==> trial 38: inputs <==
## calc_top
module calc_top (
   input              clk,
   input              rst,
   input      [15:0]  data_x,
   input      [1:0]   KEY,
   input      [6:0]   SW,
   output     [7:0]   HEX0,
   output     [7:0]   HEX1,
   output     [7:0]   HEX2,
   output     [7:0]   HEX3,
   output     [7:0]   HEX4,
   output     [7:0]   HEX5,
   output     [1:0]   LEDR
   );
==> flow/config.mk <==
export PLATFORM = sky130hd
export DESIGN_NAME = calc_top
export DESIGN_NICKNAME = calc_top
export VERILOG_FILES = /design/flow/design.v
export SDC_FILE = /design/flow/constraint.sdc
export NUM_CORES = 4
export LEC_CHECK = 0
export CAP_MARGIN = 30
export CELL_PAD_IN_SITES_DETAIL_PLACEMENT = 2
export CELL_PAD_IN_SITES_GLOBAL_PLACEMENT = 1
export CORE_ASPECT_RATIO = 1.48
export CORE_MARGIN = 8
export CORE_UTILIZATION = 53
export CTS_CLUSTER_DIAMETER = 142
export CTS_CLUSTER_SIZE = 53
export GPL_ROUTABILITY_DRIVEN = 0
export GPL_TIMING_DRIVEN = 1
export MIN_ROUTING_LAYER = met2
export PLACE_DENSITY = 0.76
export SLEW_MARGIN = 0
==> flow/constraint.sdc <==
create_clock -name core_clock -period 17.7 [get_ports {clk}]
set_input_delay 3.5400 -clock core_clock [delete_from_list [all_inputs] [get_ports {clk}]]
set_output_delay 3.5400 -clock core_clock [all_outputs]
set_load 0.01 [all_outputs]
run.sh (not shown) runs the stock make flow with config.mk's settings and CLKGATE_MAP_FILE=.
==> inputs of build 36, as changes to trial 38 <==
Settings changed: ABC_AREA set to 1, CAP_MARGIN 30 to 20, CELL_PAD_IN_SITES_DETAIL_PLACEMENT 2 to unset, CELL_PAD_IN_SITES_GLOBAL_PLACEMENT 1 to unset, CORE_ASPECT_RATIO 1.48 to unset, CORE_MARGIN 8 to 2, CORE_UTILIZATION 53 to 71, CTS_CLUSTER_DIAMETER 142 to unset, CTS_CLUSTER_SIZE 53 to 13, GPL_ROUTABILITY_DRIVEN 0 to unset, GPL_TIMING_DRIVEN 1 to unset, MIN_ROUTING_LAYER met2 to unset, PLACE_DENSITY 0.76 to unset, PLACE_DENSITY_LB_ADDON set to 0.27, SETUP_SLACK_MARGIN set to -0.04, SLEW_MARGIN 0 to 20.
==> flow/constraint.sdc (replaced) <==
create_clock -name core_clock -period 21.6 [get_ports {clk}]
set_input_delay 4.3200 -clock core_clock [delete_from_list [all_inputs] [get_ports {clk}]]
set_output_delay 4.3200 -clock core_clock [all_outputs]
set_load 0.01 [all_outputs]
==> inputs of build 46, as changes to trial 38 <==
Settings changed: ABC_AREA set to 1, CAP_MARGIN 30 to 15, CELL_PAD_IN_SITES_DETAIL_PLACEMENT 2 to unset, CELL_PAD_IN_SITES_GLOBAL_PLACEMENT 1 to unset, CORE_ASPECT_RATIO 1.48 to unset, CORE_MARGIN 8 to 2, CORE_UTILIZATION 53 to 70, CTS_CLUSTER_DIAMETER 142 to unset, CTS_CLUSTER_SIZE 53 to 40, GPL_ROUTABILITY_DRIVEN 0 to unset, GPL_TIMING_DRIVEN 1 to unset, MIN_ROUTING_LAYER met2 to unset, PLACE_DENSITY 0.76 to unset, SETUP_SLACK_MARGIN set to 4.55, SLEW_MARGIN 0 to 20.
==> flow/constraint.sdc (replaced) <==
create_clock -name core_clock -period 15.9 [get_ports {clk}]
set_input_delay 3.1800 -clock core_clock [delete_from_list [all_inputs] [get_ports {clk}]]
set_output_delay 3.1800 -clock core_clock [all_outputs]
set_load 0.01 [all_outputs]
==> Flow_metrics.wiki <==
== Run summary ==
{| class="wikitable"
! Metric !! Value
|-
| Outcome || stopped before the end
|-
| Failing step || 5_1_grt
|-
| Err || [ERROR GRT-0232] Routing congestion too high. Check the congestion heatmap in the GUI.
|-
| Avg Inst Size Synth || 11.74 µm²
|-
| Count of standard-cell rows || 56
|-
| Sequential element share of the synthesized area || 46.46%
|-
| Fraction of post-synthesis cell area in the top cell type by area || 43.49%
|-
| Cell types with the highest counts after synthesis || sky130_fd_sc_hd__nand2_1, sky130_fd_sc_hd__edfxtp_1, sky130_fd_sc_hd__inv_1, sky130_fd_sc_hd__fa_1, sky130_fd_sc_hd__nand3_1
|-
| Leading cell type by number of instances after synthesis || sky130_fd_sc_hd__nand2_1
|-
| Area fraction in mux cells || 0%
|-
| Die height || 159.1 µm
|-
| FA/HA/MAJ Cells, Area Fraction || 27.24%
|}
(the above is from build 46)
==> Flow_metrics.wiki <==
== Run summary ==
{| class="wikitable"
! Metric !! Value
|-
| Area fraction in mux cells || 1.555%
|-
| Failing step || 3_5_place_dp
|-
| Number of warnings reported in the yosys synthesis log || 6
|-
| Fraction of post-synthesis cell area in the top cell type by area || 41.57%
|-
| Avg Inst Size Synth || 13.58 µm²
|-
| Count of standard-cell rows || 81
|-
| I/O pin count || 77
|-
| Leading cell type by number of instances after synthesis || sky130_fd_sc_hd__edfxtp_1
|-
| Outcome || stopped before the end
|-
| Err || [ERROR DPL-0033] detailed placement checks failed during check placement.
|-
| Cell types with the highest counts after synthesis || sky130_fd_sc_hd__edfxtp_1, sky130_fd_sc_hd__fa_1, sky130_fd_sc_hd__inv_1, sky130_fd_sc_hd__ha_1, sky130_fd_sc_hd__nor2_1
|-
| Die span in x || 165.9 µm
|-
| Core Box Area || 0.03294 mm²
|-
| Sequential element share of the synthesized area || 44.41%
|-
| FA/HA/MAJ Cells, Area Fraction || 26.21%
|-
| Die height || 237.8 µm
|}
(the above is from trial 38)
==> Flow_metrics.wiki <==
=== Physical design figures ===
{| class="wikitable"
! Metric !! Value
|-
| Fraction of the mapped netlist area in simple logic gates || 13.95%
|-
| Sequential element share of the synthesized area || 46.46%
|-
| Smallest setup slack after layout || -2031 ps
|-
| Core Box Area || 0.02340 mm²
|-
| FA/HA/MAJ Cells, Area Fraction || 27.24%
|-
| Failed Checks || setup timing
|-
| Count of standard-cell rows || 56
|-
| Cell types with the highest counts after synthesis || sky130_fd_sc_hd__nand2_1, sky130_fd_sc_hd__edfxtp_1, sky130_fd_sc_hd__inv_1, sky130_fd_sc_hd__fa_1, sky130_fd_sc_hd__nand3_1
|-
| Seq_cells || 269
|-
| Leading cell type by number of instances after synthesis || sky130_fd_sc_hd__nand2_1
|-
| Outcome || failed layout checks
|-
| Avg Inst Size Synth || 11.74 µm²
|-
| Die height || 158.0 µm
|-
| Area fraction in mux cells || 0%
|-
| Final setup viols || 21
|-
| Fraction of post-synthesis cell area in the top cell type by area || 43.49%
|}
(the above is from build 36)


==> xenon: inputs <==
calc_top again, from the RTL that the note above started with.
Settings: LEC_CHECK=0, ABC_AREA=1, CAP_MARGIN=20, CORE_MARGIN=2, CORE_UTILIZATION=72, CTS_CLUSTER_SIZE=15, PLACE_DENSITY_LB_ADDON=0.27, SETUP_SLACK_MARGIN=-0.04, SLEW_MARGIN=20; clock period 21.6 ns.
==> indigo (differences from xenon) <==
--- a/flow/config.mk
+++ b/flow/config.mk
@@ -8,8 +8,5 @@
 export ABC_AREA = 1
 export CAP_MARGIN = 20
 export CORE_MARGIN = 2
-export CORE_UTILIZATION = 72
-export CTS_CLUSTER_SIZE = 15
-export PLACE_DENSITY_LB_ADDON = 0.27
-export SETUP_SLACK_MARGIN = -0.04
-export SLEW_MARGIN = 20
+export CORE_UTILIZATION = 19
+export SLEW_MARGIN = 25
==> flow/constraint.sdc (replaced) <==
create_clock -name core_clock -period 28.0 [get_ports {clk}]
set_input_delay 5.6000 -clock core_clock [delete_from_list [all_inputs] [get_ports {clk}]]
set_output_delay 5.6000 -clock core_clock [all_outputs]
set_load 0.01 [all_outputs]
==> cedar (differences from xenon) <==
==> flow/config.mk (replaced) <==
export PLATFORM = sky130hd
export DESIGN_NAME = calc_top
export DESIGN_NICKNAME = calc_top
export VERILOG_FILES = /design/flow/design.v
export SDC_FILE = /design/flow/constraint.sdc
export NUM_CORES = 4
export LEC_CHECK = 0
export ABC_AREA = 0
export CAP_MARGIN = 40
export CORE_MARGIN = 2
export CORE_UTILIZATION = 19
export HOLD_SLACK_MARGIN = 0.02
export SLEW_MARGIN = 5
==> flow/constraint.sdc (replaced) <==
create_clock -name core_clock -period 20.1 [get_ports {clk}]
set_input_delay 4.0200 -clock core_clock [delete_from_list [all_inputs] [get_ports {clk}]]
set_output_delay 4.0200 -clock core_clock [all_outputs]
set_load 0.01 [all_outputs]
==> violet (differences from xenon) <==
--- a/flow/config.mk
+++ b/flow/config.mk
@@ -8,8 +8,7 @@
 export ABC_AREA = 1
 export CAP_MARGIN = 20
 export CORE_MARGIN = 2
-export CORE_UTILIZATION = 72
-export CTS_CLUSTER_SIZE = 15
-export PLACE_DENSITY_LB_ADDON = 0.27
-export SETUP_SLACK_MARGIN = -0.04
+export CORE_UTILIZATION = 67
+export CTS_CLUSTER_DIAMETER = 42
+export CTS_CLUSTER_SIZE = 37
 export SLEW_MARGIN = 20
==> flow/constraint.sdc (replaced) <==
create_clock -name core_clock -period 15.4 [get_ports {clk}]
set_input_delay 3.0800 -clock core_clock [delete_from_list [all_inputs] [get_ports {clk}]]
set_output_delay 3.0800 -clock core_clock [all_outputs]
set_load 0.01 [all_outputs]
==> flow.log <==
[report] extracting results
INFO  metric final_core_utilization = 22.35%
INFO  metric dr_wl_met2 = between 10000 and 15000 µm
INFO  metric vdd.ir_drop.worst = roughly 0.000044 V
INFO  metric power_frac_comb = between 10% and 20%
INFO  metric dp.final_hpwl = approximately 23000 µm
INFO  metric grt.total_usage = around 6.7%
INFO  metric run_status = no timing/DRC/antenna violations
INFO  metric wl_per_cell = about 11 µm
INFO  metric die_area = 91070 µm²
INFO  metric comb-cell-share = 40.71%
INFO  metric power.switching_fraction = approximately 29%
INFO  metric drt-vias-per-instance = between 3 and 4
INFO  metric switchingPower = 0.2970 mW
INFO  metric mux_area_share = 0%
Source of the figures above: indigo

==> flow.log <==
[report] extracting results
INFO  metric run_status = complete, but fails checks
INFO  metric failed_checks = setup timing
INFO  metric dr_wl_met2 = about 20000 µm
INFO  metric vdd.ir_drop.worst = 0.00007534 V
INFO  metric grt.total_usage = between 9 and 10%
INFO  metric setup_viol_count_final = 21
INFO  metric post-route-worst-setup-slack = -2.860 ns
INFO  metric comb-cell-share = a little over two fifths
INFO  metric power.switching_fraction = 31.12%
INFO  metric final_core_utilization = about 26%
INFO  metric switchingPower = 0.5326 mW
INFO  metric dp.final_hpwl = 32560 µm
INFO  metric drt-vias-per-instance = slightly above 4
INFO  metric highest_layer = met5
INFO  metric mux_area_share = roughly 1.6%
Source of the figures above: cedar

==> flow.log <==
[report] extracting results
INFO  metric switchingPower = between 0.5 and 0.6 mW
INFO  metric setup_viol_count_final = 21
INFO  metric final_core_utilization = between 90 and 100%
INFO  metric die_area = approximately 25000 µm²
INFO  metric seq-power = 0.568 mW
INFO  metric vdd.ir_drop.worst = roughly 0.000073 V
INFO  metric failed_checks = setup timing
INFO  metric wl_per_cell = between 20 and 30 µm
INFO  metric totalNegativeSetupSlack = -49.37 ns
INFO  metric power.switching_fraction = roughly a third
INFO  metric power_frac_comb = between 30% and 40%
INFO  metric dp.final_hpwl = around 27000 µm
INFO  metric post-route-worst-setup-slack = -3.059 ns
INFO  metric yosys.area_share.simple = 13.95%
INFO  metric mux_area_share = 0%
INFO  metric drt-vias-per-instance = ~7
INFO  metric dr_wl_met2 = between 20000 and 30000 µm
INFO  metric grt.total_usage = between 30% and 40%
INFO  metric run_status = complete, but fails checks
Source of the figures above: xenon

==> flow.log <==
[report] extracting results
INFO  metric run_status = complete, but fails checks
INFO  metric failed_checks = setup timing
INFO  metric die_area = 26430 µm²
INFO  metric power_frac_comb = between 30% and 40%
INFO  metric wl_per_cell = 20.96 µm
INFO  metric setup_viol_count_final = 22
INFO  metric vdd.ir_drop.worst = 0.0001318 V
INFO  metric dr_wl_met2 = between 20000 and 25000 µm
INFO  metric power.switching_fraction = a little under a third
INFO  metric dp.final_hpwl = around 28000 µm
INFO  metric grt.total_usage = about 34%
INFO  metric post-route-worst-setup-slack = -6.161 ns
INFO  metric comb-cell-share = a little over two fifths
INFO  metric drt-vias-per-instance = about 5.7
Source of the figures above: violet

Power figures rest on the tool's default switching activity, not on a simulated workload.
